==> flow/design.v <==
module mult32(input clk,
	      input rst,
	      input en,
	      input [31:0] a,
	      input [31:0] b,
	      output [31:0] z,
				output output_ready);
reg [49:0] temp_out ;
reg s_a, s_b, s_z;
reg [9:0] e_a, e_b, e_z;
reg [23:0] m_a, m_b, m_z;
reg guard, round, lonz;
reg [31:0] Z, temp2;
reg out_ready;
reg [31:0] z_q;
reg out_ready_q;
reg [5:0] diff2;
reg [15:0] val16;
reg [7:0] val8;
reg [3:0] val4;
always@(posedge clk)
begin
	if(rst == 1)
	begin
		Z = 32'd0;
		out_ready = 0;
	end
	else if(en == 0)
	begin
		out_ready = 0;
	end
	else if(en == 1)
	begin 
		s_a = a[31];
		s_b = b[31];
		e_a = a[30:23] - 127;
		e_b = b[30:23] - 127;
		m_a[22:0] = a[22:0];
		m_b[22:0] = b[22:0];
		m_a[23] = 1;
		m_b[23] = 1;
		if((e_a == 128 && m_a[22:0] != 0) || (e_b == 128 && m_b[22:0] != 0))
		begin
			Z[31] = 1;
			Z[30:23] = 8'hff;
			Z[22] = 1;
			Z[21:0] = 0;
			out_ready = 1;
		end
		else if(e_a == 128)
		begin
			if(($signed(e_b) == -127) && (m_b[22:0] == 0))
			begin
				Z[31] = 1;
				Z[30:23] = 8'hff;
				Z[22] = 1;
				Z[21:0] = 0;
				out_ready = 1;
			end
			else
			begin
				Z[31] = s_a ^ s_b;
				Z[30:23] = 8'hff;
				Z[22:0] = 0;
				out_ready = 1;
			end
		end
		else if(e_b == 128)
		begin
			if(($signed(e_a) == -127) && (m_a[22:0] == 0))
			begin
				Z[31] = 1;
				Z[30:23] = 8'hff;
				Z[22] = 1;
				Z[21:0] = 0;
				out_ready = 1;
			end
			else
			begin
				Z[31] = s_a ^ s_b;
				Z[30:23] = 8'hff;
				Z[22:0] = 0;
				out_ready = 1;
			end
		end
		else if($signed(e_a) == -127 && m_a[22:0] == 23'd0)  	
		begin	   
			Z[31] = s_a ^ s_b;
			Z[30:23] = 0;
			Z[22:0] = 0;
			out_ready = 1;
		end
		else if($signed(e_b) == -127 && m_b[22:0] == 23'd0)	
		begin	   
			Z[31] = s_a ^ s_b;
			Z[30:23] = 0;
			Z[22:0] = 0;
			out_ready = 1;
		end
		else
		begin
			s_z = s_a ^ s_b;
			e_z = e_a + e_b + 1;
			temp_out = m_a * m_b * 4;
			m_z = temp_out [49:26];
			guard = temp_out [25];
			round = temp_out [24];
			lonz = (temp_out[23:0] != 0);
			if(m_z[23] == 0)
			begin
				temp2 [23:0] = m_z[23:0];
				temp2 [31:24] = 0;
				if (temp2 == 0)
				begin 
					diff2 = 32;
				end
				else
				begin
    			diff2[5] = 1'b0;
  		  	diff2[4] = (temp2[31:16] == 16'b0);
    			val16 = diff2[4] ? temp2[15:0] : temp2[31:16];
    			diff2[3] = (val16[15:8] == 8'b0);
    			val8 = diff2[3] ? val16[7:0] : val16 [15:8];
    			diff2[2] = (val8[7:4] == 4'b0);
    			val4 = diff2[2] ? val8[3:0] : val8[7:4];
    			diff2[1] = (val4[3:2] == 2'b0);
    			diff2[0] = diff2[1] ? ~val4[1] : ~val4[3];
				end
				m_z = m_z << (diff2 - 8);
				e_z = e_z - (diff2 - 8);
			end
			if (guard && (round | lonz | m_z[0]))
			begin
				m_z = m_z + 1;
				if(m_z == 24'hffffff)
				begin
					e_z = e_z + 1;
				end
			end
			Z[22:0] = m_z [22:0];
			Z[31:23] = e_z [7:0] + 127;	
			Z[31] = s_z;
			if($signed(e_z) < -126)
			begin
				Z[31:0] = 0; 
			end
			if($signed(e_z) == -126 && m_z[23] == 0)
			begin
				Z[30:23] = 0;
			end	
			if($signed(e_z) > 127)
			begin
				Z[22:0] = 0;
				Z[30:23] = 8'hff;
				Z[31] = s_z;
			end
			out_ready = 1;		
		end
	end
	z_q <= Z;
	out_ready_q <= out_ready;
end
assign z = z_q;
assign output_ready = out_ready_q;
endmodule	
module adder32(input clk,
						 input rst,
						 input en,
						 input [31:0] a,
						 input [31:0] b,
						 output [31:0] z,
						 output output_ready);
reg s_a, s_b, s_z;
reg [9:0] e_a, e_b, e_z, e_min, diff;
reg [26:0] m_a, m_b;
reg [23:0] m_z;
reg [27:0] temp;
reg guard, round, lonz;
reg [31:0] Z, temp2;
reg out_ready;
reg [31:0] z_q;
reg out_ready_q;
reg [5:0] diff2;
reg [15:0] val16;
reg [7:0] val8;
reg [3:0] val4;
always@(posedge clk)
begin		
	if(rst == 1)
	begin
		diff = 0;
		diff2 = 0;
		Z = 32'd0;
		out_ready = 0;
		temp = 0;
	end
	else if (en == 0)
	begin
		out_ready = 0;
	end
	else if (en == 1)
	begin
		s_a = a[31];
		s_b = b[31];
		e_a = a[30:23] - 127;
		e_b = b[30:23] - 127;
		m_a[26] = 1;
		m_b[26] = 1;
		m_a [25:3]= a[22:0];
		m_b [25:3]= b[22:0];
		m_a [2:0] = 3'd0;
		m_b [2:0] = 3'd0;
		if((e_a == 128 && m_a[25:0] != 0) || (e_b == 128 && m_b[25:0] != 0))
		begin
			Z[31] = 1;
			Z[30:23] = 8'hff;
			Z[22] = 1;
			Z[21:0] = 0;
			out_ready = 1;
		end
		else if(e_a == 128)
		begin
			Z[31] = s_a;
			Z[30:23] = 8'hff;
			Z[22:0] = 0;
			out_ready = 1;
		end
		else if(e_b == 128)
		begin
			Z[31] = s_b;
			Z[30:23] = 8'hff;
			Z[22:0] = 0;
			out_ready = 1;
		end
		else if(($signed(e_a) == -127 && m_a[25:0] == 0) && ($signed(e_b) == -127 && m_b[25:0] == 0))
		begin	   
			Z[31] = s_a & s_b;
			Z[30:23] = 0;
			Z[22:0] = 0;
			out_ready = 1;
		end
		else if($signed(e_a) == -127 && m_a[25:0] == 0) 	
		begin	   
			Z[31] = s_b;
			Z[30:23] = e_b[7:0] + 127;
			Z[22:0] = m_b[25:3];
			out_ready = 1;
		end
		else if($signed(e_b) == -127 && m_b[25:0] == 0)  	
		begin	   
			Z[31] = s_a;
			Z[30:23] = e_a[7:0] + 127;
			Z[22:0] = m_a[25:3];
			out_ready = 1;
		end
		else if(($signed(e_a) == $signed(e_b)) && (m_a == m_b) && (s_a != s_b))			
		begin
			Z[31] = 0;
			Z[30:23] = 0;
			Z[22:0] = 0;
			out_ready = 1;
		end
		else
		begin
			if($signed(e_a) > $signed(e_b))
			begin
				diff = e_a - e_b;
				e_b = e_b + diff;
				m_b = m_b >> diff;
				m_b[0] = m_b[0] | m_b[1];
			end
			else if ($signed(e_a) < $signed(e_b))
			begin
				diff = e_b - e_a;
				e_a = e_a + diff;
				m_a = m_a >> diff;
				m_a[0] = m_a[0] | m_a[1];
			end
			e_z = e_a;
			if(s_a == s_b)
			begin
				temp = m_a + m_b;
				s_z = s_a;
			end
			else
			begin
				if(m_a >= m_b)
				begin
					temp = m_a - m_b;
					s_z = s_a;
				end
				else
				begin
					temp = m_b - m_a;
					s_z = s_b;
				end
			end
			if(temp[27] == 1)
			begin
				m_z = temp[27:4];
				e_z = e_z + 1;
				guard = temp[3];
				round = temp[2];
				lonz = temp[1] | temp[0];
			end
			else
			begin
				m_z = temp[26:3];
				guard = temp[2];
				round = temp[1];
				lonz = temp[0];
				m_z[0] = guard;
			end
			if(m_z [23] == 0)
			begin
				temp2 [23:0] = m_z;
				temp2 [31:24] = 0;
				if (temp2 == 0)
				begin 
					diff2 = 32;
				end
				else
				begin
    			diff2[5] = 1'b0;
  		  	diff2[4] = (temp2[31:16] == 16'b0);
    			val16 = diff2[4] ? temp2[15:0] : temp2[31:16];
    			diff2[3] = (val16[15:8] == 8'b0);
    			val8 = diff2[3] ? val16[7:0] : val16 [15:8];
    			diff2[2] = (val8[7:4] == 4'b0);
    			val4 = diff2[2] ? val8[3:0] : val8[7:4];
    			diff2[1] = (val4[3:2] == 2'b0);
    			diff2[0] = diff2[1] ? ~val4[1] : ~val4[3];
				end
				m_z = m_z << (diff2 - 8);
				e_z = e_z - (diff2 - 8);
			end
			if(guard && (round | lonz | m_z[0]))
			begin
				m_z = m_z + 1;
				if(m_z == 24'hffffff)
				begin
					e_z = e_z + 1;
				end
			end
			Z[22:0] = m_z [22:0];
			Z[30:23] = e_z[7:0] + 127;	
			Z[31] = s_z;
			if($signed(e_z) < -126)
			begin
				Z[31:0] = 0; 
			end
			if($signed(e_z) == -127 && m_z[23] == 0)
				Z[30:23] = 0;
			if ($signed(e_z) == -127 && m_z[23:0] == 24'h0)
			          Z[31] = 0;  
			if($signed(e_z) > 127)
			begin
				Z[22:0] = 0;
				Z[30:23] = 8'hff;
				Z[31] = s_z;
			end
			out_ready = 1;	
		end
	end
	z_q <= Z;
	out_ready_q <= out_ready;
end
assign z = z_q;
assign output_ready = out_ready_q;
endmodule
module PE (input [31:0] x, input [31:0] w, input [31:0] acc, output reg [31:0] res, input clk, output reg [31:0] wout);
  reg [31:0] S1;
  wire [31:0] addout,multout;
  always @(posedge clk) begin
    res <= addout;
    wout <= w;
  end
mult32 m1(.clk(clk),.en(1'b1),.rst(1'b0),.a(x),.b(w),.z(multout),.output_ready());
adder32 a1(.clk(clk),.en(1'b1),.rst(1'b0),.a(multout),.b(acc),.z(addout),.output_ready());
endmodule
==> flow/run.sh <==
#!/bin/bash
# the make line also repeats each setting of config.mk as NAME=value (left out here)
make -C /OpenROAD-flow-scripts/flow DESIGN_CONFIG=/design/flow/config.mk WORK_HOME=/design/flow/orfs CLKGATE_MAP_FILE= finish
==> flow/config.mk <==
export PLATFORM = sky130hd
export DESIGN_NAME = PE
export DESIGN_NICKNAME = PE
export VERILOG_FILES = /design/flow/design.v
export SDC_FILE = /design/flow/constraint.sdc
export NUM_CORES = 4
export LEC_CHECK = 0
export CAP_MARGIN = 20
export CELL_PAD_IN_SITES_GLOBAL_PLACEMENT = 0
export CORE_ASPECT_RATIO = 1.35
export CORE_MARGIN = 2
export CORE_UTILIZATION = 58
export GPL_ROUTABILITY_DRIVEN = 1
export HOLD_SLACK_MARGIN = -0.08
export MAX_ROUTING_LAYER = met5
export SETUP_SLACK_MARGIN = -0.76
export SLEW_MARGIN = 20
export TNS_END_PERCENT = 5
==> flow/constraint.sdc <==
create_clock -name core_clock -period 10.6 [get_ports {clk}]
set_input_delay 2.1200 -clock core_clock [delete_from_list [all_inputs] [get_ports {clk}]]
set_output_delay 2.1200 -clock core_clock [all_outputs]
set_load 0.01 [all_outputs]
==> flow_metrics.env, run 1 <==
# yosys + openroad results
export IMPL_ys_sh_adder=0.317
export IMPL_xor_share=0.0497
export IMPL_rows=116
export IMPL_top_area_cell="fa_1"
export IMPL_grt_ovfl_total=4
export IMPL_clockBufferDepth=2
export IMPL_ys_sh_mux=0.0340
export IMPL_design_die_area_um2=77300
export IMPL_common_cells="nand2_1, inv_1, fa_1, nor2_1, ha_1"
export IMPL_error="[ERROR GRT-0232] Routing congestion too high. Check the congestion heatmap in the GUI."
export IMPL_synthTopCellsByArea="fa_1, ha_1, nand2_1"
export IMPL_routabilityCongestion=1.16
export IMPL_haltStage="5_1_grt"
export IMPL_edf_count=0
export IMPL_outcome="stopped before the end"
export IMPL_htree_levels=4
export IMPL_postSynthSeqShare=0.0588
export IMPL_synth_cell_types=130
export IMPL_die_w_um=240
export IMPL_ys_sh_simple=0.236
export IMPL_cts_buffers=17
export IMPL_postSynthCellCount=5783
export IMPL_syn_area_um2=43600
export IMPL_ys_sh_aoi=0.216
export IMPL_syn_area_per_cell_um2=7.53
export IMPL_ff_type="dfxtp_1"
export IMPL_portBuffers=160
export IMPL_hpwl_mm=164
export IMPL_yosys_cells=5783
export IMPL_boundaryPins=161
export IMPL_synth_top_cell_by_count="nand2_1"
export IMPL_ys_async_sr_fraction=0
export IMPL_dieHeight_um=322
export IMPL_cts_sinks=128
export IMPL_grt_usage=0.591
export IMPL_pre_cts_ws_ns=-5.09
export IMPL_cts_hold_buf=0
export IMPL_ys_chip_area_um2=43600
export IMPL_cts_root_buf="clkbuf_16"
export IMPL_ys_top_logic_family="adder cells"
export IMPL_core_area_um2=74300
export IMPL_ys_ff=128
export IMPL_top_cell_area_share=0.225
export IMPL_initial_core_util=0.586
export IMPL_ys_warn_count=3
## routing by layer
layer,overflow,track usage
met3,0,0.306
met2,2,0.875
met5,0,0.0391
met1,0,0.571
met4,2,0.616
## metrics by stage
step,instances,util,area [um2]
detailed placement,8364,0.794,59000
floorplan,5789,-,44100
CTS,8433,0.813,60400
global placement,8364,0.794,59000
## timing repair
| item | 4_1_cts |
|---|---|
| endpoints found under the setup margin | 64 |
| cloned | 2 |
| pin swaps | 64 |
| gates resized | 129 |
| buffers inserted | 37 |
==> run 2, diff against run 1 <==
Settings changed: CELL_PAD_IN_SITES_GLOBAL_PLACEMENT 0 to default, CORE_ASPECT_RATIO 1.35 to default, CTS_CLUSTER_DIAMETER from default to 372, GPL_ROUTABILITY_DRIVEN 1 to default, HOLD_SLACK_MARGIN -0.08 to default, MAX_ROUTING_LAYER met5 to default, SETUP_SLACK_MARGIN -0.76 to 2.24, TNS_END_PERCENT 5 to default.
Clock period 10.6 ns to 18.0 ns, I/O delays scaled along.
==> run 2 against run 1 <==
  * The run now finishes clean
  * Synthesized area stayed put
  * Die area about the same
  * Synthesized cell count stayed put
==> flow_metrics.env, run 2 <==
# flow metrics
export IMPL_outcome="complete, no violations"
export IMPL_cp_buffers_inverters=14
export IMPL_hold_depth=0
export IMPL_hold_violations=0
export IMPL_regArea_um2=2560
export IMPL_antenna_found_initial=6
export IMPL_nNetsFinal=7129
export IMPL_ys_ff=128
export IMPL_rsz0062_at_grt="yes"
export IMPL_routabilityCongestion=1.11
export IMPL_warnings=97
export IMPL_routed_wl_mm=191
export IMPL_highest_signal_layer="met5"
export IMPL_ys_chip_area_um2=43600
export IMPL_vias=49600
export IMPL_cpPeakStageDelay_ns=0.53
export IMPL_startpoint_type="primary input"
export IMPL_crit_slowest_cell="ha_1"
export IMPL_yosys_cells=5783
export IMPL_htree_levels=4
export IMPL_syn_area_um2=43600
export IMPL_wl_met2_mm=82.5
export IMPL_timing_reg2reg_setup_slack_ns=3.72
export IMPL_top_area_cell="fa_1"
export IMPL_hold_path_class="flop to flop"
export IMPL_cts_tree="built"
export IMPL_max_slew_margin_rel=0.241
export IMPL_met1Wirelength_mm=65.6
export IMPL_setup_viol=0
export IMPL_critPathRequiredTime_ns=18.40
export IMPL_fill_cells=5771
export IMPL_ys_sh_aoi=0.216
export IMPL_grt_usage=0.457
export IMPL_rows=100
export IMPL_syn_area_per_cell_um2=7.53
export IMPL_routed_via_density=6.89
export IMPL_xor_share=0.0497
export IMPL_clock_latency_ns=0.50
export IMPL_min_to="res[18]$_DFF_P_"
export IMPL_finalCritPeriodShare=0.913
export IMPL_ys_sh_mux=0.0340
export IMPL_min_period_ns=16.43
export IMPL_common_cells="nand2_1, inv_1, fa_1, nor2_1, ha_1"
export IMPL_synthTopCellsByArea="fa_1, ha_1, nand2_1"
export IMPL_fmax_mhz=60.9
export IMPL_grt_pass1_vias=47600
export IMPL_postSynthSeqShare=0.0588
export IMPL_top_cell_area_share=0.225
export IMPL_cp_depth=57
export IMPL_hpwl_mm=138
export IMPL_cp_max_fo=8
export IMPL_hold_start="a1.z_q[18]$_SDFF_PP0_"
export IMPL_hold_slack_ns=0.327
export IMPL_arrival_ns=16.83
export IMPL_clockBufferDepth=2
export IMPL_cts_buffers=17
export IMPL_grt_max_degree=61
export IMPL_synth_top_cell_by_count="nand2_1"
export IMPL_cpMostUsedCell="buf_4"
export IMPL_worstMarginPinSlew_ns=1.13
export IMPL_grt_pass1_wl_mm=275
export IMPL_wl_met3_mm=23.4
export IMPL_wl_per_cell_um=26.4
export IMPL_worstSetupPathType="primary input to flop"
export IMPL_end_kind="flop"
export IMPL_die_w_um=278
export IMPL_finClkSkew_ns=0.0348
export IMPL_cp_endpoint="a1.z_q[26]$_SDFF_PP1_"
export IMPL_ff_type="dfxtp_1"
export IMPL_max_cap_violations=0
export IMPL_drt_iter0_markers=7455
export IMPL_syn2layout_area_growth_pct=23.7
export IMPL_synth_cell_types=130
export IMPL_ant_nets=0
export IMPL_portBuffers=160
export IMPL_comb_area_um2=40300
export IMPL_drcViolationCount=0
export IMPL_cts_hold_buf=0
export IMPL_cts_root_buf="clkbuf_16"
export IMPL_boundaryPins=161
export IMPL_initial_core_util=0.585
export IMPL_startpoint="acc[23]"
export IMPL_dr_pass1_iters=14
export IMPL_cts_clk_slew_worst_paths_ns=0.08
export IMPL_ys_async_sr_fraction=0
export IMPL_ys_top_logic_family="adder cells"
export IMPL_cts_sinks=128
export IMPL_worstReg2RegStart="m1.z_q[23]$_SDFF_PP1_"
export IMPL_crit_family="AND-OR/OR-AND gates"
export IMPL_core_area_um2=74400
export IMPL_grt_ovfl_total=0
export IMPL_ys_warn_count=3
export IMPL_ys_sh_simple=0.236
export IMPL_rr_worst_depth=55
export IMPL_r2r_end="a1.z_q[26]$_SDFF_PP1_"
export IMPL_design_die_area_um2=77300
export IMPL_edf_count=0
export IMPL_postSynthCellCount=5783
export IMPL_tns_ns=0
export IMPL_slew_viol_final=0
export IMPL_ys_sh_adder=0.317
export IMPL_dieHeight_um=278
==> run 2: through the flow <==
stage | area [um2] | util | setup WS, ns | instances
after global routing | 53900 | 0.724 | 1.20 | 7208
after detailed placement | 47800 | 0.643 | 0.112 | 6919
final | 53900 | 0.724 | 1.57 | 7210
after CTS | 50500 | 0.679 | 2.19 | 7043
after floorplan | 43900 | - | 2.16 | 5789
after global placement | 47800 | 0.643 | 0.301 | 6919
==> run 2: area by class of cell <==
type	count	area share
timing repair buffer	749	0.125
antenna	2	0.0000929
tap	969	0.0225
inverter	658	0.0465
clock inverter	13	0.00279
clock buffer	19	0.00803
multi-input combinational	4672	0.747
sequential	128	0.0476
==> run 2: metal layers <==
| layer | up-vias | global-route usage |
|---|---|---|
| met5 | - | 0 |
| met4 | 6 | 0.329 |
| met3 | 1410 | 0.109 |
| met2 | 4030 | 0.717 |
| met1 | 23400 | 0.550 |
| li1 | 20800 | - |
==> run 2: timing repair <==
item / CTS / global route
setup endpoints to repair: 64 / 64
pin swaps: 74 / 219
gates cloned: 6 / 12
buffers inserted: 86 / 153
resized: 373 / 558
==> run 3, diff against run 2 <==
Settings changed: CELL_PAD_IN_SITES_GLOBAL_PLACEMENT from default to 0, CORE_ASPECT_RATIO from default to 1.02, CORE_UTILIZATION 58 to 70, CTS_CLUSTER_DIAMETER 372 to default, GPL_ROUTABILITY_DRIVEN from default to 0, MAX_ROUTING_LAYER from default to met5, PLACE_DENSITY from default to 0.64, SETUP_SLACK_MARGIN 2.24 to -1.02.
Clock period 18.0 ns to 15.5 ns, I/O delays scaled along.
==> run 3 against run 2 <==
  * Synthesized cell count stayed put
  * Synthesized area unchanged
  * The flow now stops in 5_1_grt
  * Die area down 17%
==> flow_metrics.env, run 3 <==
# yosys + openroad results
export IMPL_outcome="stopped before the end"
export IMPL_haltStage="5_1_grt"
export IMPL_error="[ERROR GRT-0232] Routing congestion too high. Check the congestion heatmap in the GUI."
export IMPL_dieHeight_um=256
export IMPL_cts_buffers=17
export IMPL_top_cell_area_share=0.225
export IMPL_ys_warn_count=3
export IMPL_post_cts_buffers=0
export IMPL_ff_type="dfxtp_1"
export IMPL_cts_sinks=128
export IMPL_grt_ovfl_total=104
export IMPL_syn_area_per_cell_um2=7.53
export IMPL_ys_sh_aoi=0.216
export IMPL_synthTopCellsByArea="fa_1, ha_1, nand2_1"
export IMPL_ys_ff=128
export IMPL_boundaryPins=161
export IMPL_cts_root_buf="clkbuf_16"
export IMPL_ys_sh_simple=0.236
export IMPL_top_area_cell="fa_1"
export IMPL_cts_hold_buf=0
export IMPL_hpwl_mm=148
export IMPL_common_cells="nand2_1, inv_1, fa_1, nor2_1, ha_1"
export IMPL_ys_sh_mux=0.0340
export IMPL_initial_core_util=0.706
export IMPL_ys_top_logic_family="adder cells"
export IMPL_ys_chip_area_um2=43600
export IMPL_yosys_cells=5783
export IMPL_postSynthSeqShare=0.0588
export IMPL_ys_sh_adder=0.317
export IMPL_rows=92
export IMPL_pre_cts_ws_ns=-1.37
export IMPL_clockBufferDepth=2
export IMPL_syn_area_um2=43600
export IMPL_edf_count=0
export IMPL_cts_resized=0
export IMPL_xor_share=0.0497
export IMPL_htree_levels=4
export IMPL_core_area_um2=61700
export IMPL_dpl_cell_count=7601
export IMPL_synth_top_cell_by_count="nand2_1"
export IMPL_grt_usage=0.716
export IMPL_synth_cell_types=130
export IMPL_ys_async_sr_fraction=0
export IMPL_die_w_um=251
export IMPL_portBuffers=160
export IMPL_postSynthCellCount=5783
export IMPL_design_die_area_um2=64200
## run 3: per-layer routing
| metal | track usage | overflow |
|---|---|---|
| met1 | 0.722 | 1 |
| met2 | 0.925 | 62 |
| met3 | 0.524 | 1 |
| met4 | 0.690 | 40 |
| met5 | 0.155 | 0 |
## run 3: metrics by stage
stage	instance area, um2	utilization
floorplan	43600	-
global placement	54200	0.878
detailed placement	54200	0.878
CTS	54800	0.889
==> run 4, diff against run 3 <==
Settings changed: ABC_AREA from default to 1, CELL_PAD_IN_SITES_GLOBAL_PLACEMENT 0 to default, CORE_ASPECT_RATIO 1.02 to default, CORE_UTILIZATION 70 to 60, CTS_CLUSTER_DIAMETER from default to 364, CTS_CLUSTER_SIZE from default to 98, GPL_ROUTABILITY_DRIVEN 0 to default, MAX_ROUTING_LAYER met5 to default, PLACE_DENSITY 0.64 to default, SETUP_SLACK_MARGIN -1.02 to default.
Clock period 15.5 ns to 10.4 ns, I/O delays scaled along.
==> run 4 against run 3 <==
  * The run again fails in 5_1_grt
  * Synthesized area shrank 4.1%
  * Die area rose by 12%
  * Synthesized cell count rose by 15%
==> flow_metrics.env, run 4 <==
# yosys + openroad results
export IMPL_outcome="stopped before the end"
export IMPL_haltStage="5_1_grt"
export IMPL_error="[ERROR GRT-0116] Global routing finished with congestion. Check the congestion regions in the DRC Viewer."
export IMPL_ys_ff=128
export IMPL_dpl_cell_count=8847
export IMPL_synthTopCellsByArea="fa_1, nand2_1, inv_1"
export IMPL_common_cells="nand2_1, inv_1, nand3_1, fa_1, nor2_1"
export IMPL_synth_cell_types=71
export IMPL_postSynthSeqShare=0.0613
export IMPL_die_w_um=268
export IMPL_boundaryPins=161
export IMPL_grt_ovfl_total=413
export IMPL_cts_hold_buf=0
export IMPL_ys_sh_aoi=0.0955
export IMPL_ys_warn_count=3
export IMPL_clockBufferDepth=2
export IMPL_ys_async_sr_fraction=0
export IMPL_ys_top_logic_family="simple AND/OR/NAND/NOR gates"
export IMPL_cts_sinks=128
export IMPL_xor_share=0.0294
export IMPL_ys_sh_adder=0.330
export IMPL_top_area_cell="fa_1"
export IMPL_dieHeight_um=268
export IMPL_routabilityCongestion=1.10
export IMPL_ys_chip_area_um2=41800
export IMPL_edf_count=0
export IMPL_portBuffers=160
export IMPL_rows=96
export IMPL_yosys_cells=6637
export IMPL_initial_core_util=0.608
export IMPL_hpwl_mm=143
export IMPL_ys_sh_mux=0.000479
export IMPL_design_die_area_um2=71700
export IMPL_top_cell_area_share=0.234
export IMPL_cts_root_buf="clkbuf_16"
export IMPL_ys_sh_simple=0.337
export IMPL_htree_levels=4
export IMPL_postSynthCellCount=6637
export IMPL_synth_top_cell_by_count="nand2_1"
export IMPL_grt_usage=0.818
export IMPL_syn_area_per_cell_um2=6.29
export IMPL_cts_buffers=17
export IMPL_core_area_um2=68700
export IMPL_ff_type="dfxtp_1"
export IMPL_syn_area_um2=41800
[run 4: what timing repair did]
item	in CTS
gates cloned	28
pin swaps	320
setup endpoints to repair	64
gates resized	825
setup buffers	245
[run 4: routing by layer]
layer  GRT overflow  global-route usage
met5              1               0.524
met4            124               0.803
met3             23               0.703
met2            231               0.955
met1             34               0.808
[run 4: stage by stage]
step	hold slack [ns]	instance area, um2	setup WS (ns)
CTS	0.327	60300	-2.24
global placement	0.311	54900	-3.27
floorplan	0.310	42800	-2.05
detailed placement	0.312	54900	-3.56
==> run 5, diff against run 4 <==
Settings changed: ABC_AREA 1 to default, CAP_MARGIN 20 to 5, CELL_PAD_IN_SITES_DETAIL_PLACEMENT from default to 2, CELL_PAD_IN_SITES_GLOBAL_PLACEMENT from default to 3, CORE_ASPECT_RATIO from default to 0.59, CORE_MARGIN 2 to 5, CORE_UTILIZATION 60 to 17, CTS_CLUSTER_DIAMETER 364 to default, CTS_CLUSTER_SIZE 98 to default, GPL_ROUTABILITY_DRIVEN from default to 1, MAX_ROUTING_LAYER from default to met4, SLEW_MARGIN 20 to 35, TNS_END_PERCENT from default to 95.
Clock period 10.4 ns to 29.2 ns, I/O delays scaled along.
==> run 5 against run 4 <==
  * The run now finishes clean
  * Synthesized cell count decreased by 13%
  * Synthesized area increased by 4.3%
  * Die area went up to 3.7 times the previous value
==> flow_metrics.env, run 5 <==
# flow metrics
export IMPL_outcome="complete, no violations"
export IMPL_slew_viol_final=0
export IMPL_worstSetupPathType="primary input to flop"
export IMPL_postSynthCellCount=5783
export IMPL_r2r_end="a1.z_q[28]$_SDFF_PP1_"
export IMPL_post_route_util=0.197
export IMPL_common_cells="nand2_1, inv_1, fa_1, nor2_1, ha_1"
export IMPL_syn2layout_area_growth_pct=15.2
export IMPL_initial_core_util=0.171
export IMPL_dpl_cell_count=9162
export IMPL_worstMarginPinSlew_ns=1.26
export IMPL_drcViolationCount=0
export IMPL_rr_worst_depth=60
export IMPL_ys_top_logic_family="adder cells"
export IMPL_cts_root_buf="clkbuf_16"
export IMPL_wl_per_cell_um=27.8
export IMPL_ys_chip_area_um2=43600
export IMPL_die_w_um=669
export IMPL_edf_count=0
export IMPL_setup_viol=0
export IMPL_startpoint="acc[23]"
export IMPL_hpwl_mm=207
export IMPL_stdcell_count=9208
export IMPL_arrival_ns=25.20
export IMPL_boundaryPins=161
export IMPL_dr_pass1_iters=5
export IMPL_routed_wl_mm=256
export IMPL_cts_hold_buf=0
export IMPL_min_to="res[3]$_DFF_P_"
export IMPL_cts_resized=0
export IMPL_ys_ff=128
export IMPL_ys_sh_simple=0.236
export IMPL_end_kind="flop"
export IMPL_yosys_cells=5783
export IMPL_grt_ovfl_total=0
export IMPL_clock_latency_ns=0.54
export IMPL_max_slew_margin_rel=0.157
export IMPL_nNetsFinal=6702
export IMPL_synthTopCellsByArea="fa_1, ha_1, nand2_1"
export IMPL_grt_pass1_vias=47900
export IMPL_synth_top_cell_by_count="nand2_1"
export IMPL_hold_path_class="flop to flop"
export IMPL_cts_sinks=128
export IMPL_cts_buffers=17
export IMPL_cp_depth=60
export IMPL_ff_type="dfxtp_1"
export IMPL_min_period_ns=24.80
export IMPL_warnings=92
export IMPL_synth_cell_types=130
export IMPL_syn_area_um2=43600
export IMPL_ys_warn_count=3
export IMPL_postSynthSeqShare=0.0588
export IMPL_max_cap_violations=0
export IMPL_grt_max_degree=53
export IMPL_tns_ns=0
export IMPL_timing_reg2reg_setup_slack_ns=9.38
export IMPL_hold_start="a1.z_q[3]$_SDFF_PP0_"
export IMPL_cp_max_fo=29
export IMPL_vias=45700
export IMPL_hold_slack_ns=0.330
export IMPL_design_die_area_um2=267000
export IMPL_ys_async_sr_fraction=0
export IMPL_cpPeakStageDelay_ns=0.75
export IMPL_antenna_found_initial=23
export IMPL_routabilityCongestion=0.960
export IMPL_fmax_mhz=40.3
export IMPL_ant_nets=0
export IMPL_post_cts_buffers=0
export IMPL_fill_cells=29800
export IMPL_core_area_um2=254000
export IMPL_cts_tree="built"
export IMPL_ys_sh_adder=0.317
export IMPL_crit_slowest_cell="a31o_2"
export IMPL_drt_iter0_markers=4264
export IMPL_clockBufferDepth=2
export IMPL_grt_usage=0.194
export IMPL_hold_violations=0
export IMPL_cp_endpoint="a1.z_q[28]$_SDFF_PP1_"
export IMPL_ys_sh_mux=0.0340
export IMPL_top_cell_area_share=0.225
export IMPL_grt_pass1_wl_mm=368
export IMPL_ys_sh_aoi=0.216
export IMPL_rsz0062_at_grt="no"
export IMPL_portBuffers=160
export IMPL_rows=142
export IMPL_htree_levels=4
export IMPL_worstReg2RegStart="m1.z_q[23]$_SDFF_PP1_"
export IMPL_syn_area_per_cell_um2=7.53
export IMPL_finalCritPeriodShare=0.849
export IMPL_xor_share=0.0497
export IMPL_dieHeight_um=399
export IMPL_cp_buffers_inverters=8
export IMPL_cpMostUsedCell="nor2_1"
export IMPL_startpoint_type="primary input"
export IMPL_finClkSkew_ns=0.0266
export IMPL_crit_family="simple AND/OR/NAND/NOR gates"
export IMPL_top_area_cell="fa_1"
export IMPL_critPathRequiredTime_ns=29.61
export IMPL_hold_depth=0
export IMPL_cts_clk_slew_worst_paths_ns=0.07
export IMPL_routed_via_density=4.96
==> run 5: cell type report <==
type | count | area, um2 | share of cell area
Tap cell | 3384 | 4230 | 0.0844
Multi-Input combinational cell | 4671 | 37500 | 0.747
Clock inverter | 12 | 181 | 0.00362
Inverter | 658 | 2470 | 0.0492
Clock buffer | 20 | 447 | 0.00890
Timing Repair Buffer | 323 | 2790 | 0.0555
Sequential cell | 128 | 2560 | 0.0511
Antenna cell | 12 | 30.0 | 0.000598
==> run 5: routing by layer <==
layer | part of all wire | vias up | track usage | routed length (um)
li1 | - | 19900 | - | -
met1 | 0.55 | 24300 | 0.312 | 140000
met2 | 0.37 | 1416 | 0.246 | 95000
met3 | 0.076 | 99 | 0.0409 | 19500
met4 | 0.0067 | 0 | 0.0169 | 1730
met5 | 0 | - | - | 0
==> run 5: through the flow <==
| step | instance area, um2 | worst slack, ns |
|---|---|---|
| after floorplan | 43600 | 10.17 |
| after global placement | 49300 | 4.34 |
| after detailed placement | 49400 | 4.36 |
| after CTS | 50000 | 4.87 |
| after global routing | 50200 | 3.61 |
| final | 50200 | 4.40 |
==> run 6, diff against run 5 <==
Settings changed: CAP_MARGIN 5 to 20, CELL_PAD_IN_SITES_DETAIL_PLACEMENT 2 to default, CELL_PAD_IN_SITES_GLOBAL_PLACEMENT 3 to default, CORE_ASPECT_RATIO 0.59 to default, CORE_MARGIN 5 to 2, CORE_UTILIZATION 17 to 58, CTS_CLUSTER_DIAMETER from default to 372, CTS_CLUSTER_SIZE from default to 57, GPL_ROUTABILITY_DRIVEN 1 to default, MAX_ROUTING_LAYER met4 to default, SETUP_SLACK_MARGIN from default to -1.16, SLEW_MARGIN 35 to 20, TNS_END_PERCENT 95 to default.
Clock period 29.2 ns to 12.1 ns, I/O delays scaled along.
==> run 6 against run 5 <==
  * Now fails the layout checks on negative setup slack
  * Non-clock buffer count is 1593 higher
  * Core utilization grew 63 points
  * Hold slack worse by 0.044 ns
  * Cell area is 23% higher
  * Via count grew 19%
  * Wire length shrank 21%
  * Count of clock-buffer cells in the layout down 3
  * Critical endpoint is now a1.z_q[12]$_SDFF_PP0_
  * Largest cell class unchanged
==> flow_metrics.env, run 6 <==
# flow metrics
export IMPL_arrival_ns=15.37
export IMPL_initial_core_util=0.585
export IMPL_ys_sh_mux=0.0340
export IMPL_finClkSkew_ns=0.0409
export IMPL_dieHeight_um=278
export IMPL_hpwl_mm=161
export IMPL_check_failures="negative setup slack"
export IMPL_highest_signal_layer="met5"
export IMPL_hold_violations=0
export IMPL_max_cap_violations=0
export IMPL_timing_reg2reg_setup_slack_ns=-1.39
export IMPL_syn_area_um2=43600
export IMPL_setup_viol=64
export IMPL_grt_pass1_wl_mm=309
export IMPL_fmax_mhz=66.9
export IMPL_wl_met2_mm=86.7
export IMPL_cp_max_fo=10
export IMPL_top_area_cell="fa_1"
export IMPL_r2r_end="a1.z_q[12]$_SDFF_PP0_"
export IMPL_critPathRequiredTime_ns=12.51
export IMPL_rsz0062_at_grt="yes"
export IMPL_ys_sh_simple=0.236
export IMPL_cts_tree="built"
export IMPL_cts_buffers=17
export IMPL_dpl_cell_count=8260
export IMPL_cpPeakStageDelay_ns=0.59
export IMPL_ys_warn_count=3
export IMPL_ys_async_sr_fraction=0
export IMPL_edf_count=0
export IMPL_xor_share=0.0497
export IMPL_antenna_found_initial=10
export IMPL_dr_pass1_iters=13
export IMPL_pre_cts_ws_ns=-3.77
export IMPL_syn2layout_area_growth_pct=41.2
export IMPL_drcViolationCount=0
export IMPL_cp_endpoint="a1.z_q[12]$_SDFF_PP0_"
export IMPL_worstSetupPathType="primary input to flop"
export IMPL_synth_top_cell_by_count="nand2_1"
export IMPL_cts_hold_buf=0
export IMPL_slew_viol_final=0
export IMPL_grt_max_degree=39
export IMPL_stdcell_count=8384
export IMPL_cp_buffers_inverters=20
export IMPL_end_kind="flop"
export IMPL_routabilityCongestion=1.20
export IMPL_worstMarginPinSlew_ns=1.21
export IMPL_outcome="finished with violations"
export IMPL_cts_clk_slew_worst_paths_ns=0.11
export IMPL_htree_levels=4
export IMPL_routed_wl_mm=204
export IMPL_grt_usage=0.514
export IMPL_worstReg2RegStart="m1.z_q[23]$_SDFF_PP1_"
export IMPL_vias=54500
export IMPL_rr_worst_depth=64
export IMPL_core_area_um2=74400
export IMPL_hold_slack_ns=0.287
export IMPL_postSynthSeqShare=0.0588
export IMPL_nNetsFinal=8297
export IMPL_grt_pass1_vias=55400
export IMPL_dpl_cell_area_um2=59000
export IMPL_startpoint="acc[23]"
export IMPL_ys_sh_adder=0.317
export IMPL_synth_cell_types=130
export IMPL_cp_depth=65
export IMPL_clockBufferDepth=2
export IMPL_ys_top_logic_family="adder cells"
export IMPL_drt_iter0_markers=7822
export IMPL_postLayoutCellArea_um2=61500
export IMPL_crit_slowest_cell="or4_4"
export IMPL_warnings=97
export IMPL_fill_cells=4674
export IMPL_ys_sh_aoi=0.216
export IMPL_cts_root_buf="clkbuf_16"
export IMPL_startpoint_type="primary input"
export IMPL_hold_depth=0
export IMPL_postSynthCellCount=5783
export IMPL_rows=100
export IMPL_setup_ws_ns=-2.86
export IMPL_min_period_ns=14.96
export IMPL_crit_family="AND-OR/OR-AND gates"
export IMPL_cpMostUsedCell="buf_4"
export IMPL_ys_ff=128
export IMPL_ys_chip_area_um2=43600
export IMPL_max_slew_margin_rel=0.191
export IMPL_yosys_cells=5783
export IMPL_clock_latency_ns=0.53
export IMPL_cts_sinks=128
export IMPL_design_die_area_um2=77300
export IMPL_ff_type="dfxtp_1"
export IMPL_wl_met3_mm=28.3
export IMPL_synthTopCellsByArea="fa_1, ha_1, nand2_1"
export IMPL_hold_start="a1.z_q[11]$_SDFF_PP0_"
export IMPL_finalCritPeriodShare=1.24
export IMPL_routed_via_density=6.50
export IMPL_die_w_um=278
export IMPL_ant_nets=0
export IMPL_min_to="res[11]$_DFF_P_"
export IMPL_hold_path_class="flop to flop"
export IMPL_boundaryPins=161
export IMPL_wl_per_cell_um=24.3
export IMPL_syn_area_per_cell_um2=7.53
export IMPL_top_cell_area_share=0.225
export IMPL_portBuffers=160
export IMPL_grt_ovfl_total=0
export IMPL_met1Wirelength_mm=69.7
export IMPL_common_cells="nand2_1, inv_1, fa_1, nor2_1, ha_1"
[run 6: final cells by class]
| type | instances | area [um2] | share of cell area |
|---|---|---|---|
| multi-input cells | 4673 | 39300 | 0.638 |
| diodes | 8 | 20.0 | 0.000325 |
| repair buffers | 1916 | 15400 | 0.251 |
| inverters | 658 | 2490 | 0.0404 |
| clock buffers | 17 | 425 | 0.00692 |
| well taps | 969 | 1210 | 0.0197 |
| clock inverters | 15 | 123 | 0.00199 |
| flip-flops and latches | 128 | 2560 | 0.0417 |
[run 6: per-layer routing]
metal / track usage / vias up
met3: 0.179 / 1503
li1: - / 23200
met1: 0.601 / 25400
met2: 0.786 / 4405
met5: 0 / -
met4: 0.371 / 6
[run 6: per-stage QoR]
stage / util / TNS (ns)
2_1_floorplan: - / -104.82
3_3_place_gp: 0.792 / -183.19
3_5_place_dp: 0.792 / -199.48
4_1_cts: 0.811 / -134.30
5_1_grt: 0.826 / -190.86
6_report: 0.826 / -165.18
[run 6: timing repair]
action                                  CTS  global route
gates resized                           126           162
endpoints found under the setup margin   64            64
cloned                                    1             1
setup buffers                            49            41
pin swaps                                39            62
==> run 7, diff against run 6 <==
Settings changed: ABC_AREA from default to 1, CORE_UTILIZATION 58 to 72, CTS_CLUSTER_DIAMETER 372 to 375, CTS_CLUSTER_SIZE 57 to 100, SETUP_SLACK_MARGIN -1.16 to -0.65.
Clock period 12.1 ns to 12.3 ns, I/O delays scaled along.
==> run 7 against run 6 <==
  * Die area decreased by 22%
  * Synthesized area fell by 4.1%
  * Synthesized cell count up 15%
  * The run now fails in 3_5_place_dp
==> flow_metrics.env, run 7 <==
# yosys + openroad results
export IMPL_ys_chip_area_um2=41800
export IMPL_rows=88
export IMPL_common_cells="nand2_1, inv_1, nand3_1, fa_1, nor2_1"
export IMPL_portBuffers=160
export IMPL_ys_ff=128
export IMPL_boundaryPins=161
export IMPL_initial_core_util=0.727
export IMPL_outcome="stopped before the end"
export IMPL_xor_share=0.0294
export IMPL_synth_top_cell_by_count="nand2_1"
export IMPL_ys_sh_mux=0.000479
export IMPL_routabilityCongestion=1.21
export IMPL_ys_async_sr_fraction=0
export IMPL_synth_cell_types=71
export IMPL_top_cell_area_share=0.234
export IMPL_syn_area_um2=41800
export IMPL_dieHeight_um=245
export IMPL_postSynthCellCount=6637
export IMPL_synthTopCellsByArea="fa_1, nand2_1, inv_1"
export IMPL_error="[ERROR DPL-0033] detailed placement checks failed during check placement."
export IMPL_syn_area_per_cell_um2=6.29
export IMPL_ys_sh_aoi=0.0955
export IMPL_design_die_area_um2=60000
export IMPL_postSynthSeqShare=0.0613
export IMPL_ys_top_logic_family="simple AND/OR/NAND/NOR gates"
export IMPL_core_area_um2=57500
export IMPL_ys_warn_count=3
export IMPL_haltStage="3_5_place_dp"
export IMPL_die_w_um=245
export IMPL_ys_sh_adder=0.330
export IMPL_ys_sh_simple=0.337
export IMPL_edf_count=0
export IMPL_top_area_cell="fa_1"
export IMPL_ff_type="dfxtp_1"
export IMPL_yosys_cells=6637
## run 7: through the flow
| stage | hold slack (ns) | area, um2 | setup TNS, ns |
|---|---|---|---|
| after floorplan | 0.310 | 42200 | -31.91 |
| after global placement | 0.312 | 53200 | -92.83 |
==> run 8, diff against run 7 <==
Settings changed: ABC_AREA 1 to default, CORE_UTILIZATION 72 to 70, CTS_CLUSTER_DIAMETER 375 to default, CTS_CLUSTER_SIZE 100 to 35, SETUP_SLACK_MARGIN -0.65 to 0.63.
Clock period 12.3 ns to 12.0 ns, I/O delays scaled along.
==> run 8 against run 7 <==
  * The flow stops in 4_1_cts
  * Die area grew 7.1%
  * Synthesized area grew 4.3%
  * Synthesized cell count shrank 13%
==> flow_metrics.env, run 8 <==
# yosys + openroad results
export IMPL_synthTopCellsByArea="fa_1, ha_1, nand2_1"
export IMPL_rows=91
export IMPL_ys_warn_count=3
export IMPL_error="[ERROR DPL-0038] Utilization greater than 100%, impossible to legalize"
export IMPL_top_cell_area_share=0.225
export IMPL_synth_top_cell_by_count="nand2_1"
export IMPL_portBuffers=160
export IMPL_routabilityCongestion=1.27
export IMPL_xor_share=0.0497
export IMPL_ys_sh_aoi=0.216
export IMPL_boundaryPins=161
export IMPL_dpl_cell_count=8119
export IMPL_outcome="stopped before the end"
export IMPL_common_cells="nand2_1, inv_1, fa_1, nor2_1, ha_1"
export IMPL_syn_area_per_cell_um2=7.53
export IMPL_hpwl_mm=185
export IMPL_ys_chip_area_um2=43600
export IMPL_edf_count=0
export IMPL_ys_sh_mux=0.0340
export IMPL_ys_ff=128
export IMPL_die_w_um=253
export IMPL_initial_core_util=0.707
export IMPL_syn_area_um2=43600
export IMPL_ff_type="dfxtp_1"
export IMPL_ys_top_logic_family="adder cells"
export IMPL_yosys_cells=5783
export IMPL_haltStage="4_1_cts"
export IMPL_top_area_cell="fa_1"
export IMPL_ys_async_sr_fraction=0
export IMPL_ys_sh_simple=0.236
export IMPL_postSynthCellCount=5783
export IMPL_postSynthSeqShare=0.0588
export IMPL_core_area_um2=61600
export IMPL_design_die_area_um2=64200
export IMPL_synth_cell_types=130
export IMPL_ys_sh_adder=0.317
export IMPL_dieHeight_um=253
-- run 8: stage by stage --
step                      setup WS, ns  hold slack, ns  instance area (um2)
after detailed placement         -4.37           0.315                58700
after global placement           -3.20           0.311                58700
after floorplan                  -2.36           0.310                44700
==> run 9, diff against run 8 <==
Settings changed: ABC_AREA from default to 1, CORE_UTILIZATION 70 to 71, CTS_CLUSTER_DIAMETER from default to 372, CTS_CLUSTER_SIZE 35 to 57, HOLD_SLACK_MARGIN from default to 0.29, SETUP_SLACK_MARGIN 0.63 to -1.16.
Clock period 12.0 ns to 13.4 ns, I/O delays scaled along.
==> run 9 against run 8 <==
  * The flow stops in 5_1_grt
  * Die area down 5.4%
  * Synthesized cell count rose by 15%
  * Synthesized area decreased by 4.1%
==> flow_metrics.env, run 9 <==
# yosys + openroad results
export IMPL_boundaryPins=161
export IMPL_portBuffers=160
export IMPL_ys_sh_aoi=0.0955
export IMPL_synth_cell_types=71
export IMPL_outcome="stopped before the end"
export IMPL_routabilityCongestion=1.20
export IMPL_ys_async_sr_fraction=0
export IMPL_error="[ERROR GRT-0116] Global routing finished with congestion. Check the congestion regions in the DRC Viewer."
export IMPL_cts_hold_buf=0
export IMPL_syn_area_per_cell_um2=6.29
export IMPL_cts_buffers=17
export IMPL_htree_levels=4
export IMPL_postSynthCellCount=6637
export IMPL_grt_usage=0.842
export IMPL_synth_top_cell_by_count="nand2_1"
export IMPL_ys_sh_mux=0.000479
export IMPL_dieHeight_um=247
export IMPL_ys_ff=128
export IMPL_die_w_um=247
export IMPL_common_cells="nand2_1, inv_1, nand3_1, fa_1, nor2_1"
export IMPL_ys_chip_area_um2=41800
export IMPL_cts_sinks=128
export IMPL_ys_sh_simple=0.337
export IMPL_xor_share=0.0294
export IMPL_ff_type="dfxtp_1"
export IMPL_ys_sh_adder=0.330
export IMPL_design_die_area_um2=60800
export IMPL_haltStage="5_1_grt"
export IMPL_hpwl_mm=138
export IMPL_dpl_cell_area_um2=52300
export IMPL_ys_warn_count=3
export IMPL_top_area_cell="fa_1"
export IMPL_clockBufferDepth=2
export IMPL_cts_root_buf="clkbuf_16"
export IMPL_core_area_um2=57900
export IMPL_edf_count=0
export IMPL_initial_core_util=0.721
export IMPL_postSynthSeqShare=0.0613
export IMPL_synthTopCellsByArea="fa_1, nand2_1, inv_1"
export IMPL_top_cell_area_share=0.234
export IMPL_rows=88
export IMPL_syn_area_um2=41800
export IMPL_grt_ovfl_total=358
export IMPL_ys_top_logic_family="simple AND/OR/NAND/NOR gates"
export IMPL_yosys_cells=6637
[run 9: metal layers]
layer,overflow,global-route usage
met5,4,0.511
met4,123,0.834
met3,26,0.748
met2,179,0.965
met1,26,0.829
[run 9: repair_timing]
action | in CTS
setup endpoints to repair | 44
buffers inserted | 9
resized | 61
pin swaps | 18
[run 9: stage by stage]
stage                     cells  worst slack [ns]
after floorplan            6643             -1.10
after global placement     8512             -1.22
after detailed placement   8512             -2.21
after CTS                  8551             -1.16
==> run 10, diff against run 9 <==
Settings changed: CAP_MARGIN 20 to 0, CORE_UTILIZATION 71 to 72, CTS_CLUSTER_DIAMETER 372 to 203, CTS_CLUSTER_SIZE 57 to 72, GPL_ROUTABILITY_DRIVEN from default to 0, HOLD_SLACK_MARGIN 0.29 to default, MAX_ROUTING_LAYER from default to met4, PLACE_DENSITY_LB_ADDON from default to 0.04, SETUP_SLACK_MARGIN -1.16 to 3.16.
Clock period 13.4 ns to 12.0 ns, I/O delays scaled along.
==> run 10 against run 9 <==
  * The flow stops in 4_1_cts
  * Synthesized cell count unchanged
  * Synthesized area unchanged
  * Die area decreased by 1.4%
==> flow_metrics.env, run 10 <==
# yosys + openroad results
export IMPL_common_cells="nand2_1, inv_1, nand3_1, fa_1, nor2_1"
export IMPL_syn_area_per_cell_um2=6.29
export IMPL_ys_ff=128
export IMPL_xor_share=0.0294
export IMPL_ys_sh_mux=0.000479
export IMPL_hpwl_mm=160
export IMPL_design_die_area_um2=60000
export IMPL_rows=88
export IMPL_postSynthCellCount=6637
export IMPL_synth_cell_types=71
export IMPL_die_w_um=245
export IMPL_edf_count=0
export IMPL_top_cell_area_share=0.234
export IMPL_core_area_um2=57500
export IMPL_ys_sh_adder=0.330
export IMPL_ys_sh_aoi=0.0955
export IMPL_synth_top_cell_by_count="nand2_1"
export IMPL_ys_top_logic_family="simple AND/OR/NAND/NOR gates"
export IMPL_yosys_cells=6637
export IMPL_error="[ERROR DPL-0038] Utilization greater than 100%, impossible to legalize"
export IMPL_ys_chip_area_um2=41800
export IMPL_initial_core_util=0.727
export IMPL_dpl_cell_area_um2=54100
export IMPL_ys_warn_count=3
export IMPL_ys_async_sr_fraction=0
export IMPL_outcome="stopped before the end"
export IMPL_postSynthSeqShare=0.0613
export IMPL_haltStage="4_1_cts"
export IMPL_syn_area_um2=41800
export IMPL_boundaryPins=161
export IMPL_dieHeight_um=245
export IMPL_portBuffers=160
export IMPL_ff_type="dfxtp_1"
export IMPL_ys_sh_simple=0.337
export IMPL_synthTopCellsByArea="fa_1, nand2_1, inv_1"
export IMPL_top_area_cell="fa_1"
## run 10: metrics by stage
step	hold WS [ns]	instances	setup slack [ns]	util
2_1_floorplan	0.310	6643	-0.770	-
3_5_place_dp	0.312	8619	-3.60	0.941
3_3_place_gp	0.311	8619	-1.90	0.941
==> run 11, diff against run 10 <==
Settings changed: ABC_AREA 1 to default, CAP_MARGIN 0 to 20, CELL_PAD_IN_SITES_DETAIL_PLACEMENT from default to 1, CORE_UTILIZATION 72 to 68, CTS_CLUSTER_DIAMETER 203 to 142, CTS_CLUSTER_SIZE 72 to 48, GPL_ROUTABILITY_DRIVEN 0 to default, HOLD_SLACK_MARGIN from default to -0.04, MAX_ROUTING_LAYER met4 to default, MIN_ROUTING_LAYER from default to met2, PLACE_DENSITY_LB_ADDON 0.04 to default, SETUP_SLACK_MARGIN 3.16 to 1.98, SLEW_MARGIN 20 to 15, TNS_END_PERCENT from default to 55.
Clock period 12.0 ns to 19.9 ns, I/O delays scaled along.
==> run 11 against run 10 <==
  * The run fails in 3_5_place_dp
  * Die area rose by 10%
  * Synthesized cell count fell by 13%
  * Synthesized area rose by 4.3%
==> flow_metrics.env, run 11 <==
# yosys + openroad results
export IMPL_boundaryPins=161
export IMPL_haltStage="3_5_place_dp"
export IMPL_portBuffers=160
export IMPL_synth_top_cell_by_count="nand2_1"
export IMPL_postSynthCellCount=5783
export IMPL_postSynthSeqShare=0.0588
export IMPL_ys_sh_mux=0.0340
export IMPL_routabilityCongestion=1.41
export IMPL_dieHeight_um=257
export IMPL_core_area_um2=63200
export IMPL_initial_core_util=0.689
export IMPL_synth_cell_types=130
export IMPL_ys_ff=128
export IMPL_ys_sh_simple=0.236
export IMPL_syn_area_um2=43600
export IMPL_ys_sh_aoi=0.216
export IMPL_top_cell_area_share=0.225
export IMPL_ys_async_sr_fraction=0
export IMPL_rows=92
export IMPL_ys_warn_count=3
export IMPL_ff_type="dfxtp_1"
export IMPL_ys_chip_area_um2=43600
export IMPL_xor_share=0.0497
export IMPL_yosys_cells=5783
export IMPL_edf_count=0
export IMPL_top_area_cell="fa_1"
export IMPL_synthTopCellsByArea="fa_1, ha_1, nand2_1"
export IMPL_error="[ERROR DPL-0033] detailed placement checks failed during check placement."
export IMPL_common_cells="nand2_1, inv_1, fa_1, nor2_1, ha_1"
export IMPL_outcome="stopped before the end"
export IMPL_design_die_area_um2=66100
export IMPL_ys_sh_adder=0.317
export IMPL_ys_top_logic_family="adder cells"
export IMPL_die_w_um=257
export IMPL_syn_area_per_cell_um2=7.53
-- run 11: per-stage QoR --
stage / hold slack, ns / area, um2
floorplan: 0.310 / 43600
global placement: 0.311 / 46200
==> run 12, diff against run 11 <==
Settings changed: CELL_PAD_IN_SITES_DETAIL_PLACEMENT 1 to default, CELL_PAD_IN_SITES_GLOBAL_PLACEMENT from default to 0, CORE_ASPECT_RATIO from default to 0.59, CORE_UTILIZATION 68 to 58, CTS_CLUSTER_DIAMETER 142 to default, CTS_CLUSTER_SIZE 48 to default, GPL_ROUTABILITY_DRIVEN from default to 1, HOLD_SLACK_MARGIN -0.04 to default, MAX_ROUTING_LAYER from default to met5, MIN_ROUTING_LAYER met2 to default, SETUP_SLACK_MARGIN 1.98 to 2.7, SLEW_MARGIN 15 to 35, TNS_END_PERCENT 55 to 5.
Clock period 19.9 ns to 15.5 ns, I/O delays scaled along.
==> run 12 against run 11 <==
  * Now fails the layout checks on negative setup slack
  * Synthesized area did not move
  * Synthesized cell count did not move
  * Die area is 17% higher
==> flow_metrics.env, run 12 <==
# flow metrics
export IMPL_clock_latency_ns=0.54
export IMPL_end_kind="flop"
export IMPL_drt_iter0_markers=10100
export IMPL_ant_nets=0
export IMPL_cpPeakStageDelay_ns=0.42
export IMPL_yosys_cells=5783
export IMPL_initial_core_util=0.584
export IMPL_grt_pass1_wl_mm=316
export IMPL_cts_clk_slew_worst_paths_ns=0.07
export IMPL_max_slew_margin_rel=0.330
export IMPL_synth_cell_types=130
export IMPL_hold_path_class="flop to flop"
export IMPL_worstSetupPathType="primary input to flop"
export IMPL_dieHeight_um=214
export IMPL_hpwl_mm=166
export IMPL_grt_usage=0.528
export IMPL_worstMarginPinSlew_ns=1.00
export IMPL_ys_chip_area_um2=43600
export IMPL_edf_count=0
export IMPL_ys_sh_adder=0.317
export IMPL_warnings=97
export IMPL_synth_top_cell_by_count="nand2_1"
export IMPL_min_to="res[7]$_DFF_P_"
export IMPL_fill_cells=4702
export IMPL_highest_signal_layer="met5"
export IMPL_critPathRequiredTime_ns=15.88
export IMPL_ys_top_logic_family="adder cells"
export IMPL_cp_depth=67
export IMPL_startpoint="acc[23]"
export IMPL_hold_violations=0
export IMPL_fmax_mhz=62.1
export IMPL_hold_depth=0
export IMPL_synthTopCellsByArea="fa_1, ha_1, nand2_1"
export IMPL_post_route_util=0.814
export IMPL_routed_wl_mm=213
export IMPL_ys_warn_count=3
export IMPL_die_w_um=361
export IMPL_xor_share=0.0497
export IMPL_rows=77
export IMPL_routed_via_density=6.76
export IMPL_check_failures="negative setup slack"
export IMPL_rsz0062_at_grt="yes"
export IMPL_worstReg2RegStart="m1.z_q[23]$_SDFF_PP1_"
export IMPL_postSynthSeqShare=0.0588
export IMPL_grt_pass1_vias=53600
export IMPL_rr_worst_depth=64
export IMPL_tns_ns=-14.55
export IMPL_cts_root_buf="clkbuf_16"
export IMPL_top_cell_area_share=0.225
export IMPL_ys_sh_simple=0.236
export IMPL_common_cells="nand2_1, inv_1, fa_1, nor2_1, ha_1"
export IMPL_crit_slowest_cell="o21ai_0"
export IMPL_hold_start="a1.z_q[7]$_SDFF_PP0_"
export IMPL_ys_async_sr_fraction=0
export IMPL_cp_buffers_inverters=24
export IMPL_dr_pass1_iters=13
export IMPL_cts_sinks=128
export IMPL_timing_reg2reg_setup_slack_ns=1.11
export IMPL_cpMostUsedCell="buf_4"
export IMPL_startpoint_type="primary input"
export IMPL_htree_levels=4
export IMPL_setup_ws_ns=-0.599
export IMPL_max_cap_violations=0
export IMPL_cp_endpoint="a1.z_q[15]$_SDFF_PP0_"
export IMPL_boundaryPins=161
export IMPL_grt_ovfl_total=0
export IMPL_wl_met2_mm=81.9
export IMPL_design_die_area_um2=77400
export IMPL_wl_per_cell_um=26.1
export IMPL_cp_max_fo=13
export IMPL_arrival_ns=16.48
export IMPL_syn2layout_area_growth_pct=39.4
export IMPL_cts_buffers=17
export IMPL_hold_slack_ns=0.330
export IMPL_top_area_cell="fa_1"
export IMPL_core_area_um2=74600
export IMPL_syn_area_um2=43600
export IMPL_slew_viol_final=0
export IMPL_wl_met3_mm=40.3
export IMPL_postSynthCellCount=5783
export IMPL_r2r_end="a1.z_q[15]$_SDFF_PP0_"
export IMPL_grt_max_degree=61
export IMPL_ff_type="dfxtp_1"
export IMPL_ys_sh_mux=0.0340
export IMPL_min_period_ns=16.10
export IMPL_antenna_found_initial=5
export IMPL_finClkSkew_ns=0.0295
export IMPL_outcome="finished with violations"
export IMPL_portBuffers=160
export IMPL_vias=55200
export IMPL_drcViolationCount=0
export IMPL_ys_ff=128
export IMPL_crit_family="AND-OR/OR-AND gates"
export IMPL_syn_area_per_cell_um2=7.53
export IMPL_met1Wirelength_mm=80.1
export IMPL_clockBufferDepth=2
export IMPL_nNetsFinal=8064
export IMPL_ys_sh_aoi=0.216
export IMPL_finalCritPeriodShare=1.04
export IMPL_setup_viol=32
export IMPL_routabilityCongestion=1.12
export IMPL_cts_tree="built"
run 12: layout make-up:
class                      instances  area (um2)  area share
antenna                            3        7.51    0.000124
sequential                       128        2560      0.0422
tap                              987        1230      0.0203
multi-input combinational       4673       39900       0.656
clock buffer                      18         439     0.00723
inverter                         658        2480      0.0409
timing repair buffer            1683       14000       0.230
clock inverter                    14         166     0.00274
run 12: stage by stage:
| stage | cell area (um2) | cells | setup WS [ns] |
|---|---|---|---|
| 6_report | 60700 | 8164 | -0.599 |
| 5_1_grt | 60700 | 8162 | -0.845 |
| 4_1_cts | 59400 | 8113 | -0.00546 |
| 3_5_place_dp | 56600 | 8012 | -1.66 |
| 3_3_place_gp | 56600 | 8012 | -1.51 |
| 2_1_floorplan | 44100 | 5789 | 0.436 |
run 12: routing by layer:
metal  up-vias  global-route usage
li1      22700                   -
met1     26000               0.714
met2      5255               0.715
met3      1218               0.272
met4         8               0.184
met5         -             0.00306
run 12: repair_timing:
action / in CTS / in global routing
setup buffers: 66 / 43
endpoints found under the setup margin: 64 / 64
hold buffers: 0 / 0
cloned: 3 / 5
gates resized: 443 / 179
pin swaps: 269 / 131
==> run 13, diff against run 12 <==
Settings changed: CELL_PAD_IN_SITES_GLOBAL_PLACEMENT 0 to default, CORE_ASPECT_RATIO 0.59 to 1.89, CORE_UTILIZATION 58 to 40, CTS_CLUSTER_DIAMETER from default to 82, CTS_CLUSTER_SIZE from default to 98, GPL_ROUTABILITY_DRIVEN 1 to default, HOLD_SLACK_MARGIN from default to -0.08, MAX_ROUTING_LAYER met5 to default, SETUP_SLACK_MARGIN 2.7 to default, SLEW_MARGIN 35 to 20, TNS_END_PERCENT 5 to default.
Clock period 15.5 ns to 18.0 ns, I/O delays scaled along.
==> run 13 against run 12 <==
  * The run now finishes clean
  * Core utilization down 31 points
  * First-iteration DRC count down 68%
  * Wire length up 14%
  * Sequential share of layout area up 0.49 points
  * Worst setup slack better by 1.2 ns
  * Cell area down 10%
  * Via count down 10%
  * Non-clock buffer count down 517
  * Critical endpoint is now a1.z_q[28]$_SDFF_PP1_
  * Highest routed layer unchanged
==> flow_metrics.env, run 13 <==
# flow metrics
export IMPL_ys_sh_aoi=0.216
export IMPL_vias=49500
export IMPL_clockBufferDepth=2
export IMPL_cts_sinks=128
export IMPL_hpwl_mm=197
export IMPL_boundaryPins=161
export IMPL_grt_ovfl_total=0
export IMPL_xor_share=0.0497
export IMPL_cpPeakStageDelay_ns=0.55
export IMPL_worstMarginPinSlew_ns=1.14
export IMPL_cp_depth=65
export IMPL_postSynthCellCount=5783
export IMPL_crit_family="AND-OR/OR-AND gates"
export IMPL_hold_depth=0
export IMPL_routed_via_density=6.12
export IMPL_core_area_um2=108000
export IMPL_initial_core_util=0.403
export IMPL_end_kind="flop"
export IMPL_ys_sh_simple=0.236
export IMPL_routed_wl_mm=242
export IMPL_top_area_cell="fa_1"
export IMPL_slew_viol_final=0
export IMPL_worstSetupPathType="primary input to flop"
export IMPL_postSynthSeqShare=0.0588
export IMPL_drcViolationCount=0
export IMPL_ys_top_logic_family="adder cells"
export IMPL_common_cells="nand2_1, inv_1, fa_1, nor2_1, ha_1"
export IMPL_die_w_um=244
export IMPL_ant_nets=0
export IMPL_synth_top_cell_by_count="nand2_1"
export IMPL_hold_start="a1.z_q[20]$_SDFF_PP0_"
export IMPL_design_die_area_um2=112000
export IMPL_rows=166
export IMPL_synthTopCellsByArea="fa_1, ha_1, nand2_1"
export IMPL_grt_pass1_wl_mm=349
export IMPL_syn2layout_area_growth_pct=24.8
export IMPL_top_cell_area_share=0.225
export IMPL_cp_max_fo=14
export IMPL_routabilityCongestion=1.10
export IMPL_postLayoutCellArea_um2=54300
export IMPL_setup_viol=0
export IMPL_timing_reg2reg_setup_slack_ns=2.81
export IMPL_ys_async_sr_fraction=0
export IMPL_ys_ff=128
export IMPL_cts_root_buf="clkbuf_16"
export IMPL_min_period_ns=17.37
export IMPL_post_route_util=0.502
export IMPL_rr_worst_depth=69
export IMPL_crit_slowest_cell="clkdlybuf4s50_1"
export IMPL_dr_pass1_iters=9
export IMPL_worstReg2RegStart="m1.z_q[23]$_SDFF_PP1_"
export IMPL_dieHeight_um=458
export IMPL_warnings=92
export IMPL_fmax_mhz=57.6
export IMPL_ys_sh_adder=0.317
export IMPL_startpoint_type="primary input"
export IMPL_hold_path_class="flop to flop"
export IMPL_cts_hold_buf=0
export IMPL_edf_count=0
export IMPL_max_cap_violations=0
export IMPL_finalCritPeriodShare=0.965
export IMPL_drt_iter0_markers=3213
export IMPL_cpMostUsedCell="buf_4"
export IMPL_finClkSkew_ns=0.0117
export IMPL_cp_buffers_inverters=14
export IMPL_arrival_ns=17.85
export IMPL_critPathRequiredTime_ns=18.48
export IMPL_grt_max_degree=62
export IMPL_cts_clk_slew_worst_paths_ns=0.07
export IMPL_r2r_end="a1.z_q[28]$_SDFF_PP1_"
export IMPL_syn_area_per_cell_um2=7.53
export IMPL_cp_endpoint="a1.z_q[28]$_SDFF_PP1_"
export IMPL_cts_buffers=17
export IMPL_antenna_found_initial=22
export IMPL_wl_per_cell_um=29.9
export IMPL_min_to="res[20]$_DFF_P_"
export IMPL_portBuffers=160
export IMPL_htree_levels=4
export IMPL_max_slew_margin_rel=0.236
export IMPL_outcome="complete, no violations"
export IMPL_syn_area_um2=43600
export IMPL_ys_warn_count=3
export IMPL_hold_violations=0
export IMPL_synth_cell_types=130
export IMPL_yosys_cells=5783
export IMPL_startpoint="acc[24]"
export IMPL_ys_chip_area_um2=43600
export IMPL_nNetsFinal=7545
export IMPL_grt_pass1_vias=53000
export IMPL_ff_type="dfxtp_1"
export IMPL_grt_usage=0.432
export IMPL_cts_tree="built"
export IMPL_clock_latency_ns=0.54
export IMPL_ys_sh_mux=0.0340
export IMPL_dpl_cell_area_um2=53400
-- run 13: metrics by stage --
step	worst slack (ns)	hold WS, ns	setup TNS [ns]	cells
4_1_cts	0.222	0.330	0	8077
2_1_floorplan	1.21	0.310	0	5789
6_report	0.633	0.329	0	8088
3_5_place_dp	-0.307	0.313	-7.24	8045
3_3_place_gp	-0.318	0.310	-5.39	8045
5_1_grt	-0.137	0.338	-0.927	8088
-- run 13: layer usage --
metal | global-route usage | share of wire
met1 | 0.353 | 0.28
met2 | 0.787 | 0.51
met3 | 0.108 | 0.067
met4 | 0.482 | 0.14
met5 | 0 | 0.00081
-- run 13: area by class of cell --
type | instances | area (um2)
inverters | 658 | 2470
fillers | 11000 | 53900
well taps | 1428 | 1790
clock inverters | 15 | 160
diodes | 5 | 12.5
flip-flops and latches | 128 | 2560
multi-input cells | 4671 | 37600
clock buffers | 17 | 425
repair buffers | 1166 | 9370
-- run 13: repair_timing --
item                       4_1_cts  5_1_grt
setup buffers                    0        3
setup endpoints to repair        0       32
gates resized                    0       69
